## run 1
// k580vm80a
module k580vm80a
(
   input         pin_clk,        
   input         pin_f1,         
   input         pin_f2,         
   input         pin_reset,      
   output [15:0] pin_a,          
   output  [7:0] pin_dout,       
   input   [7:0] pin_din,        
   output        pin_aena,       
   output        pin_dena,       
   input         pin_hold,      
   output        pin_hlda,      
   input         pin_ready,     
   output        pin_wait,      
   input         pin_int,       
   output        pin_inte,      
   output        pin_sync,      
   output        pin_dbin,      
   output        pin_wr_n
);
wire  [7:0]    d;
reg   [7:0]    db, di;
reg   [15:0]   a;
wire           clk, f1, f2;
reg            abufena, db_ena, db_stb, dbin_pin, dbinf2;
reg            reset;
wire           ready;
wire           dbin_ext;
reg            t851, t404, t382, t383, t712, t735, t773;
reg            hold, hlda_pin;
wire           hlda, h889;
reg            wr_n, t1124, t1011, sync;
wire           ready_int;
reg   [15:0]   r16_pc, r16_hl, r16_de, r16_bc, r16_sp, r16_wz, mxo;
wire  [15:0]   mxi;
wire           mxr0, mxr1, mxr2, mxr3, mxr4, mxr5;
wire           mxwh, mxwl, mxrh, mxrl, mxw16, mxwadr;
wire           dec16, inc16, iad16;
reg            xchg_dh, xchg_tt, t3144;
wire           t1460, t1467, t1513, t1514, t1519;
wire           sy_inta, sy_wo_n, sy_hlta, sy_out, sy_m1, sy_inp, sy_memr;
reg            sy_stack;
wire           thalt, twt2;
reg            t1, t2, tw, t3, t4, t5;
reg            t1f1, t2f1, twf1, t3f1, t4f1, t5f1;
reg            m1, m2, m3, m4, m5;
reg            m1f1, m2f1, m3f1, m4f1, m5f1;
wire           start, ms0, ms1, m836, m839, m871;
reg            eom, t789, t887, t953, t976, t980;
  ...
Settings: LEC_CHECK=0, CAP_MARGIN=20, CORE_MARGIN=2, CORE_UTILIZATION=72, CTS_CLUSTER_DIAMETER=394, CTS_CLUSTER_SIZE=99, PLACE_DENSITY=0.39, SETUP_SLACK_MARGIN=-0.3, SLEW_MARGIN=20, TNS_END_PERCENT=10; clock period 2.98 ns.
run.sh (not shown) runs the stock make flow with config.mk's settings and CLKGATE_MAP_FILE=.
Run 1 never completed, since it errored out during 5_1_grt.
## Diff of input files: run 2 against run 1
# run 1
export LEC_CHECK = 0
export CAP_MARGIN = 20
export CORE_MARGIN = 2
export CORE_UTILIZATION = 72
export CTS_CLUSTER_DIAMETER = 394
export CTS_CLUSTER_SIZE = 99
export PLACE_DENSITY = 0.39
export SETUP_SLACK_MARGIN = -0.3
export SLEW_MARGIN = 20
export TNS_END_PERCENT = 10
create_clock -name core_clock -period 2.98 [get_ports {pin_clk}]
# run 2
export LEC_CHECK = 0
export CAP_MARGIN = 20
export CORE_MARGIN = 2
export CORE_UTILIZATION = 40
export SLEW_MARGIN = 20
create_clock -name core_clock -period 8.58 [get_ports {pin_clk}]
### Flow results
Compared with run 1, run 2 shows area of the core region that has gone up by more than half.
The final layout from run 2, which completed every stage, passed the timing, design-rule and antenna checks at the end of the flow.
Run 2 against run 1; cell count after placement is down by a few percent.
Full die area sits higher in run 2 than in run 1.
The global placer's final weighted congestion number comes out lower for run 2 vs run 1.
Run 1 has a higher post-CTS repair timing setup buffer count than run 2.
Number of cells upsized or downsized after cts ended up 63 lower on run 2 than on run 1.
Input-level comparison between run 3 and run 2:
# run 2
export LEC_CHECK = 0
export CAP_MARGIN = 20
export CORE_MARGIN = 2
export CORE_UTILIZATION = 40
export SLEW_MARGIN = 20
create_clock -name core_clock -period 8.58 [get_ports {pin_clk}]
# run 3
export LEC_CHECK = 0
export CAP_MARGIN = 20
export CORE_MARGIN = 2
export CORE_UTILIZATION = 40
export CTS_CLUSTER_SIZE = 56
export SLEW_MARGIN = 20
export TNS_END_PERCENT = 60
create_clock -name core_clock -period 3.88 [get_ports {pin_clk}]
==> comparison <==
Lower sequential share of layout area goes to run 3 over run 2. Summary of the comparison: final critical-path setup slack is lower in run 3, relative to run 2. The final wirelength number comes out lower for run 2 vs run 3. Between run 2 and run 3, time the final worst path needs with I/O delays and setup decreased. The flow completed for run 3, but it is not clean: the layout still shows setup timing. Relative to run 2, the maximum single-stage delay on the critical path of run 3 is lower by 0.49 ns.
Input changes introduced in run 4 (baseline for comparison: run 3):
# run 3
export LEC_CHECK = 0
export CAP_MARGIN = 20
export CORE_MARGIN = 2
export CORE_UTILIZATION = 40
export CTS_CLUSTER_SIZE = 56
export SLEW_MARGIN = 20
export TNS_END_PERCENT = 60
create_clock -name core_clock -period 3.88 [get_ports {pin_clk}]
# run 4
export LEC_CHECK = 0
export CAP_MARGIN = 20
export CORE_MARGIN = 2
export CORE_UTILIZATION = 40
export SLEW_MARGIN = 20
create_clock -name core_clock -period 6.48 [get_ports {pin_clk}]
--- outcome ---
Of run 3 and run 4, the run reporting the higher first-pass iteration count of the detailed router was run 4.
Looking at number of vias per cell, run 4 sits above run 3.
On post-synth area from yosys stat, run 3 and run 4 are neck and neck.
Looking at the reports, run 4 completed the entire flow and the layout it produced met the timing, design-rule and antenna checks.
Run 4 against run 3: area after synthesis closely matched the old numbers, share of the clock period used by the worst path decreased by 12 points relative to the old numbers, global-route usage decreased by 1.3 points relative to the old numbers, final-layout non-clock buffer area share decreased by 8.0 points relative to the old numbers.
Delta (run 4 minus run 3): maximum VDD drop dropped 34%, via count now smaller, cell area shows a reduction of about 12%.
Input-level comparison between run 5 and run 4:
# run 4
export LEC_CHECK = 0
export CAP_MARGIN = 20
export CORE_MARGIN = 2
export CORE_UTILIZATION = 40
export SLEW_MARGIN = 20
create_clock -name core_clock -period 6.48 [get_ports {pin_clk}]
# run 5
export LEC_CHECK = 0
export ABC_AREA = 1
export CAP_MARGIN = 20
export CORE_MARGIN = 2
export CORE_UTILIZATION = 40
export MAX_ROUTING_LAYER = met4
export SLEW_MARGIN = 20
create_clock -name core_clock -period 8.0 [get_ports {pin_clk}]
Notes after the runs:
- In the metrics for run 5 and run 4, the one carrying the higher fraction of synthesized cell area in xor and xnor cells is run 4.
- Diff run 4..run 5 | core utilization | negligible
- Compared with run 4, in run 5 total number of tap cells decreased about 3%; sequential-to-total area share from yosys stat increased 3.8 points; combinational cell area excluding buffers and inverters decreased about 23%; post-synthesis to final-layout area growth increased 0.24 points; first-pass detailed-route iteration total decreased 3.
- Fmax delta for run 5 relative to run 4: about 17% higher
